==> run E: inputs <==
==> flow/design.v <==
module SatTruncFP
  #(
    parameter	NB_XI  	= 20,
    parameter	NBF_XI	= 12,
    parameter	NB_XO	= 8,
    parameter	NBF_XO	= 6
    )
   (
    input [(NB_XI)-1:0]  i_data,
    output [(NB_XO)-1:0] o_data
    );
   localparam	NBI_XI	=	NB_XI	-	NBF_XI;
   localparam	NBI_XO	=	NB_XO	-	NBF_XO;
   wire [NB_XO-1:0] 	 aux_Sat;
   wire [NBF_XO-1:0] 	 aux_trunc;
   wire 		 condicion;
   wire [NB_XO-1:0] 	 resultado1;
   wire [NB_XO-1:0] 	 resultado2;
	generate
	   if (NBF_XI >= NBF_XO)
	     begin
		assign	aux_trunc = i_data[(NBF_XI-1):(NBF_XI - NBF_XO)];
	     end
	   else
	     begin
		assign	aux_trunc = {i_data[NBF_XI-1:0],{(NBF_XO - NBF_XI){1'b0}}};
	     end
	   if (NBI_XI > NBI_XO)
	     begin
		assign	condicion		=	(i_data[(NB_XI-2)-:(NBI_XI-NBI_XO)] == {(NBI_XI-NBI_XO){i_data[NB_XI-1]}});
		assign	resultado1		=	{i_data[(NB_XI-1)],{(NB_XO-1){~i_data[(NB_XI-1)]}}};
		assign	resultado2		=	{i_data[(NB_XI-1)],i_data[NBF_XI +:NBI_XO-1],aux_trunc};
		assign	aux_Sat			=	condicion	?	resultado2	:	resultado1;
	     end
	   else
	     begin
		if (NBI_XO == NBI_XI)
                  assign  aux_Sat = {i_data[(NB_XI-1)-:NBI_XI],aux_trunc};
		else
		  assign  aux_Sat	= {{(NBI_XO - NBI_XI){i_data[NB_XI-1]}},i_data[(NB_XI-1)-:NBI_XI],aux_trunc};
	     end
	endgenerate
   assign	o_data=aux_Sat;
endmodule
module filtro_fir
  #(
    parameter WW_INPUT  = 8,
    parameter WW_OUTPUT = 8
    ) 
   (
    input 			  clk,
    input 			  i_en,
    input 			  i_srst,
    input signed [ WW_INPUT-1:0]  i_data,
    output signed [WW_OUTPUT-1:0] o_data
    );
  localparam WW_COEFF = 8;
   reg  signed [WW_INPUT           -1:0] register [14:1];
   wire signed [         WW_COEFF  -1:0] coeff    [14:0];
   wire signed [WW_INPUT+WW_COEFF  -1:0] prod     [14:0];
   wire signed [WW_INPUT+WW_COEFF+1-1:0] sum      [8:1]; 
   wire signed [WW_INPUT+WW_COEFF+2-1:0] sum1     [4:1]; 
   wire signed [WW_INPUT+WW_COEFF+3-1:0] sum2     [2:1]; 
   wire signed [WW_INPUT+WW_COEFF+4-1:0] sum3; 
   reg signed [WW_INPUT+WW_COEFF   -1:0] prod_d   [14:0];
   reg signed [WW_INPUT+WW_COEFF+4 -1:0] sum3_d;
   reg signed [WW_INPUT+WW_COEFF+1 -1:0] sum_d    [8:1];
    assign coeff[ 0] = 8'hFF;
    assign coeff[ 1] = 8'hFF;
    assign coeff[ 2] = 8'hFF;
    assign coeff[ 3] = 8'h00;
    assign coeff[ 4] = 8'h03;
    assign coeff[ 5] = 8'h08;
    assign coeff[ 6] = 8'h0D;
    assign coeff[ 7] = 8'h10;
    assign coeff[ 8] = 8'h0D;
    assign coeff[ 9] = 8'h08;
    assign coeff[10] = 8'h03;
    assign coeff[11] = 8'h00;
    assign coeff[12] = 8'hFF;
    assign coeff[13] = 8'hFF;
    assign coeff[14] = 8'hFF;
  always @(posedge clk) begin
    if (i_srst == 1'b1) begin
      register[ 1] <= {WW_INPUT{1'b0}};
      register[ 2] <= {WW_INPUT{1'b0}};
      register[ 3] <= {WW_INPUT{1'b0}};
      register[ 4] <= {WW_INPUT{1'b0}};
      register[ 5] <= {WW_INPUT{1'b0}};
      register[ 6] <= {WW_INPUT{1'b0}};
      register[ 7] <= {WW_INPUT{1'b0}};
      register[ 8] <= {WW_INPUT{1'b0}};
      register[ 9] <= {WW_INPUT{1'b0}};
      register[10] <= {WW_INPUT{1'b0}};
      register[11] <= {WW_INPUT{1'b0}};
      register[12] <= {WW_INPUT{1'b0}};
      register[13] <= {WW_INPUT{1'b0}};
      register[14] <= {WW_INPUT{1'b0}};
    end else begin
      if (i_en == 1'b1) begin
        register[ 1] <= i_data;
        register[ 2] <= register[ 1];
        register[ 3] <= register[ 2];
        register[ 4] <= register[ 3];
        register[ 5] <= register[ 4];
        register[ 6] <= register[ 5];
        register[ 7] <= register[ 6];
        register[ 8] <= register[ 7];
        register[ 9] <= register[ 8];
        register[10] <= register[ 9];
        register[11] <= register[10];
        register[12] <= register[11];
        register[13] <= register[12];
	    register[14] <= register[13];
      end
    end
  end
  assign prod[ 0] = coeff[ 0] * i_data;
  assign prod[ 1] = coeff[ 1] * register[ 1];
  assign prod[ 2] = coeff[ 2] * register[ 2];
  assign prod[ 3] = coeff[ 3] * register[ 3];
  assign prod[ 4] = coeff[ 4] * register[ 4];
  assign prod[ 5] = coeff[ 5] * register[ 5];
  assign prod[ 6] = coeff[ 6] * register[ 6];
  assign prod[ 7] = coeff[ 7] * register[ 7];
  assign prod[ 8] = coeff[ 8] * register[ 8];
  assign prod[ 9] = coeff[ 9] * register[ 9];
  assign prod[10] = coeff[10] * register[10];
  assign prod[11] = coeff[11] * register[11];
  assign prod[12] = coeff[12] * register[12];
  assign prod[13] = coeff[13] * register[13];
  assign prod[14] = coeff[14] * register[14];
  always@(posedge clk) begin
    prod_d[ 0] <= prod[ 0];
    prod_d[ 1] <= prod[ 1];
    prod_d[ 2] <= prod[ 2];
    prod_d[ 3] <= prod[ 3];
    prod_d[ 4] <= prod[ 4];
    prod_d[ 5] <= prod[ 5];
    prod_d[ 6] <= prod[ 6];
    prod_d[ 7] <= prod[ 7];
    prod_d[ 8] <= prod[ 8];
    prod_d[ 9] <= prod[ 9];
    prod_d[10] <= prod[10];
    prod_d[11] <= prod[11];
    prod_d[12] <= prod[12];
    prod_d[13] <= prod[13];
    prod_d[14] <= prod[14];
  end
  assign sum[ 1] = prod_d[ 0] + prod_d[ 1]; 
  assign sum[ 2] = prod_d[ 2] + prod_d[ 3];
  assign sum[ 3] = prod_d[ 4] + prod_d[ 5];
  assign sum[ 4] = prod_d[ 6] + prod_d[ 7];
  assign sum[ 5] = prod_d[08] + prod_d[ 9];
  assign sum[ 6] = prod_d[10] + prod_d[11];
  assign sum[ 7] = prod_d[12] + prod_d[13];
  assign sum[ 8] = {prod_d[14][WW_INPUT+WW_COEFF-1],prod_d[14]};
  always@(posedge clk) begin
    sum_d[1] <= sum[1];
    sum_d[2] <= sum[2];
    sum_d[3] <= sum[3];
    sum_d[4] <= sum[4];
    sum_d[5] <= sum[5];
    sum_d[6] <= sum[6];
    sum_d[7] <= sum[7];
    sum_d[8] <= sum[8];
  end
  assign sum1[ 1] = sum_d[ 1] + sum_d[ 2]; 
  assign sum1[ 2] = sum_d[ 3] + sum_d[ 4];
  assign sum1[ 3] = sum_d[ 5] + sum_d[ 6];
  assign sum1[ 4] = sum_d[ 7] + sum_d[ 8];
  assign sum2[ 1] = sum1[ 1] + sum1[ 2]; 
  assign sum2[ 2] = sum1[ 3] + sum1[ 4];
  assign sum3 = sum2[ 1] + sum2[ 2]; 
  always@(posedge clk)
    sum3_d <= sum3;
  SatTruncFP
	inst_SatTruncFP_dataB
	(
	  .i_data(	sum3_d	),
	  .o_data(	o_data	)
	);
endmodule
==> flow/run.sh <==
#!/bin/bash
# the make line also repeats each setting of config.mk as NAME=value (left out here)
make -C /OpenROAD-flow-scripts/flow DESIGN_CONFIG=/design/flow/config.mk WORK_HOME=/design/flow/orfs CLKGATE_MAP_FILE= finish
==> flow/config.mk <==
export PLATFORM = sky130hd
export DESIGN_NAME = filtro_fir
export DESIGN_NICKNAME = filtro_fir
export VERILOG_FILES = /design/flow/design.v
export SDC_FILE = /design/flow/constraint.sdc
export NUM_CORES = 4
export LEC_CHECK = 0
export ABC_AREA = 1
export CAP_MARGIN = 20
export CELL_PAD_IN_SITES_GLOBAL_PLACEMENT = 0
export CORE_ASPECT_RATIO = 1.15
export CORE_MARGIN = 2
export CORE_UTILIZATION = 58
export GPL_ROUTABILITY_DRIVEN = 1
export MIN_ROUTING_LAYER = met1
export SETUP_SLACK_MARGIN = 0.76
export SLEW_MARGIN = 0
export TNS_END_PERCENT = 5
==> flow/constraint.sdc <==
create_clock -name core_clock -period 2.81 [get_ports {clk}]
set_input_delay 0.5620 -clock core_clock [delete_from_list [all_inputs] [get_ports {clk}]]
set_output_delay 0.5620 -clock core_clock [all_outputs]
set_load 0.01 [all_outputs]
==> inputs of run G, as changes to run E <==
Settings changed: CORE_ASPECT_RATIO 1.15 to not set, CORE_UTILIZATION 58 to 72, CTS_CLUSTER_SIZE set to 15, GPL_ROUTABILITY_DRIVEN 1 to 0, HOLD_SLACK_MARGIN set to 0.29, PLACE_DENSITY_LB_ADDON set to 0.04, SETUP_SLACK_MARGIN 0.76 to 0.69, SLEW_MARGIN 0 to 10, TNS_END_PERCENT 5 to not set.
==> flow/constraint.sdc (replaced) <==
create_clock -name core_clock -period 2.94 [get_ports {clk}]
set_input_delay 0.5880 -clock core_clock [delete_from_list [all_inputs] [get_ports {clk}]]
set_output_delay 0.5880 -clock core_clock [all_outputs]
set_load 0.01 [all_outputs]
==> inputs of run Y, as changes to run E <==
Settings changed: CELL_PAD_IN_SITES_GLOBAL_PLACEMENT 0 to not set, CORE_ASPECT_RATIO 1.15 to not set, CORE_UTILIZATION 58 to 72, CTS_CLUSTER_SIZE set to 29, GPL_ROUTABILITY_DRIVEN 1 to not set, MIN_ROUTING_LAYER met1 to not set, PLACE_DENSITY_LB_ADDON set to 0.21, SETUP_SLACK_MARGIN 0.76 to 1.02, SLEW_MARGIN 0 to 20, TNS_END_PERCENT 5 to not set.
==> flow/constraint.sdc (replaced) <==
create_clock -name core_clock -period 3.92 [get_ports {clk}]
set_input_delay 0.7840 -clock core_clock [delete_from_list [all_inputs] [get_ports {clk}]]
set_output_delay 0.7840 -clock core_clock [all_outputs]
set_load 0.01 [all_outputs]
==> results <==
Run status: run Y no timing/DRC/antenna violations; run G complete, but fails checks; run E complete, but fails checks
Violated checks: run Y -; run G setup timing; run E setup timing
Placement-stage worst setup slack: run Y 205 ps; run G -732 ps; run E -885 ps
Number of logic stages on the critical path including buffering: run Y 16; run G 13; run E 17
Combinational share of cell area: run Y 45.5%; run G 46.0%; run E 45.9%
Total routing usage reported by global routing: run Y 31.7%; run G 31.5%; run E 24.4%
Portion of the layout cell area used by clock cells: run Y 6.65%; run G 6.26%; run E 6.64%
Tally of OpenROAD warnings: run Y 33; run G 35; run E 37
WL met3: run Y 1.88 mm; run G 2.62 mm; run E 1.32 mm
FF-to-FF setup slack: run Y 210 ps; run G -750 ps; run E -820 ps
Required time of the critical path: run Y 4350 ps; run G 3370 ps; run E 3280 ps
Tmin final: run Y 3710 ps; run G 3690 ps; run E 3630 ps
Post-DP HPWL: run Y 30.3 mm; run G 30.5 mm; run E 31.2 mm
Total negative setup slack: run Y 0 ps; run G -9540 ps; run E -10480 ps
End point of the critical path: run Y sum3_d[18]; run G sum3_d[19]; run E sum3_d[15]
Met2 global-route usage: run Y 55.7%; run G 55.7%; run E 41.3%
Site Rows: run Y 60; run G 60; run E 72
Endpoints failing setup: run Y 0; run G 14; run E 14
